JK:
// LASER
module LASER (
	input CLK,
	input RST,
	input [3:0] X,
	input [3:0] Y,
	output reg [3:0] C1X,
	output reg [3:0] C1Y,
	output reg [3:0] C2X,
	output reg [3:0] C2Y,
	output DONE
);
parameter State_Data_Read									= 0,
					State_Calculate_Cover 					= 1,
					State_Next_Circle 							= 2,
					State_Refresh_Max_Cover_Circle	= 3,
					State_Data_Out 									= 4;
reg [2:0] State;
reg [3:0] DATA [39:0][1:0];  
reg [3:0] CNT_X,CNT_Y;
reg [5:0] CNT;
reg [2:0] STEP_CNT;
reg [6:0] ITER;  
reg [8:0] Calculate_REG;
reg [3:0] Distance1,Distance2,Distance3,Distance4;
reg S;
wire [3:0] Set_Circle [1:0];
reg [5:0] Max_Cover,Cover;
reg [3:0] Max_Cover_X,Max_Cover_Y;
reg inC1,inC2;
reg [7:0] sqrd1,sqrd2,sqrd3,sqrd4;
assign Set_Circle[0] = S ? C1X:C2X;
assign Set_Circle[1] = S ? C1Y:C2Y;
assign DONE = State== State_Data_Out ? 1'b1:1'b0;
always@(posedge CLK or posedge RST)begin
	if(RST)begin
		State <= State_Data_Read;	
		S<=0;
		{CNT_Y,CNT_X} <= 0;
		CNT <= 0;
		STEP_CNT <= 0;
		ITER <= 0;
		{Cover,Max_Cover} <= 0;
		{C1X,C1Y,C2X,C2Y} <= 0;
		{Max_Cover_Y,Max_Cover_X} <= 0; 
	end
	else begin
		case(State)
			State_Data_Read								:begin
				if(CNT>=39) begin
					State <= State_Calculate_Cover;
					CNT <= 0;
				end
				else CNT <= CNT+1;
				DATA[CNT][0] <= X;
				DATA[CNT][1] <= Y;
			end
			State_Calculate_Cover 				:begin  
				if(CNT>=39)begin
					State <= State_Next_Circle;
					CNT <= 0;
				end
				else begin
					CNT <= CNT+1;
				end
				if(inC1||inC2)begin
					Cover <= Cover+1;
				end
			end
			State_Next_Circle 						:begin  
				if(Cover>=Max_Cover)begin
					Max_Cover <= Cover;
					Max_Cover_Y <= CNT_Y;
					Max_Cover_X <= CNT_X;
				end
				if(Cover<=3)begin
					if(CNT_Y==15 && (CNT_X+10)>15)begin
						State <= State_Refresh_Max_Cover_Circle;
						CNT_Y <= 0;
						CNT_X <= 0;
					end
					else if((CNT_X+10)>15)begin
						CNT_Y <= CNT_Y+1;
						CNT_X <= 0;
						State <= State_Calculate_Cover;
					end
					else begin
						CNT_X <= CNT_X+10;
						State <= State_Calculate_Cover;
					end
				end
				else if(Cover<=10)begin
					if(CNT_Y==15 && (CNT_X+7)>15)begin
						State <= State_Refresh_Max_Cover_Circle;
						CNT_Y <= 0;
						CNT_X <= 0;
					end
					else if((CNT_X+7)>15)begin
						CNT_Y <= CNT_Y+1;
						CNT_X <= 0;
						State <= State_Calculate_Cover;
					end
					else begin
  ...
Size in the first run: ~380 flip-flops, roughly 27 I/O pins, roughly 0.021 mm^2 of cells after synthesis.
==> flow/config.mk <==
export PLATFORM = sky130hd
export DESIGN_NAME = LASER
export DESIGN_NICKNAME = LASER
export VERILOG_FILES = /design/flow/design.v
export SDC_FILE = /design/flow/constraint.sdc
export NUM_CORES = 4
export LEC_CHECK = 0
export ABC_AREA = 0
export CAP_MARGIN = 30
export CELL_PAD_IN_SITES_GLOBAL_PLACEMENT = 3
export CORE_ASPECT_RATIO = 0.54
export CORE_MARGIN = 9
export CORE_UTILIZATION = 46
export CTS_CLUSTER_DIAMETER = 112
export GPL_ROUTABILITY_DRIVEN = 0
export MAX_ROUTING_LAYER = met4
export MIN_ROUTING_LAYER = met2
export PLACE_DENSITY = 0.48
export SETUP_SLACK_MARGIN = 0.93
export SLEW_MARGIN = 5
export TNS_END_PERCENT = 95
==> flow/constraint.sdc <==
create_clock -name core_clock -period 6.84 [get_ports {CLK}]
set_input_delay 1.3680 -clock core_clock [delete_from_list [all_inputs] [get_ports {CLK}]]
set_output_delay 1.3680 -clock core_clock [all_outputs]
set_load 0.01 [all_outputs]
run.sh (not shown) runs the stock make flow with config.mk's settings and CLKGATE_MAP_FILE=.
JK never completed; the flow aborted with a tool error in 5_1_grt.
Input changes introduced in MS (baseline for comparison: JK):
- PLACE_DENSITY no longer set, was 0.48
- CORE_MARGIN now 2, was 9
- CORE_ASPECT_RATIO no longer set, was 0.54
- MIN_ROUTING_LAYER no longer set, was met2
- CELL_PAD_IN_SITES_GLOBAL_PLACEMENT no longer set, was 3
- SETUP_SLACK_MARGIN no longer set, was 0.93
- MAX_ROUTING_LAYER no longer set, was met4
--- outcome ---
JK -> MS: yosys-reported design area after synthesis delta 0, exact match
MS vs. JK: width of the die lower, area after synthesis neither gained nor lost much, placement-stage worst setup slack increased by 170 ps relative to the old numbers, y dimension of the die increased 24%.
Of MS and JK, only JK fails to reach the end of the flow.
JK: it failed during 5_1_grt, and the tool reported GRT-0116.
JK → MS: floorplan core area has increased; share of the core filled by cells before placement has decreased; HPWL after detailed placement has decreased.
Inputs modified between MS and AL:
- swapping 0 for 1 in ABC_AREA
- clearing GPL_ROUTABILITY_DRIVEN, which used to be 0
- clearing CTS_CLUSTER_DIAMETER, which used to be 112
Notes after the runs:
AL -> stages 100% | layout checks FAIL | negative setup slack
The critical path data required time on AL is in line with that on MS.
Synthesized cell count of AL exceeds that of MS by more than a quarter.
Looking at total number of vias, AL sits 3,187 above MS.
For clock-buffer cell count, dividing the value from AL by the value from MS gives 0.906.
Achievable clock frequency delta for AL relative to MS: 12% higher
In the final reports, the cell area of AL is larger than that of MS.
Of AL and MS, the higher portion of the clock cycle consumed by the worst path in the final layout belongs to MS.
## Diff of input files: TR against AL
- CORE_ASPECT_RATIO newly set to 0.54
- GPL_ROUTABILITY_DRIVEN newly set to 0
- MAX_ROUTING_LAYER newly set to met4
- CORE_MARGIN changed from 2 to 9
- SETUP_SLACK_MARGIN newly set to 1.38
- MIN_ROUTING_LAYER newly set to met2
- CTS_CLUSTER_DIAMETER newly set to 112
- CELL_PAD_IN_SITES_GLOBAL_PLACEMENT newly set to 3
- ABC_AREA changed from 1 to 0
Results
- TR never completed, since it errored out during 5_1_grt.
- Measured against each other, TR and AL differ in net count of the mapped netlist, the lower figure coming from TR.
- Between TR and AL, number of buffers inserted during clock tree synthesis is higher for AL, TR comes in under that.
- NOTE number of core rows AL->TR decreased by more than a quarter
- Relative to AL, chip footprint has increased by 8.5% in TR.
- | hold buffer count at CTS | TR vs AL | ≈ equal |
- Per the comparison of TR with AL, post-synth area from yosys stat saw a decrease; die height saw a decrease; summed instance area of the synthesized netlist saw a decrease; cell count after synthesis saw a decrease.
- Diff TR and AL: x dimension of the die lower in AL
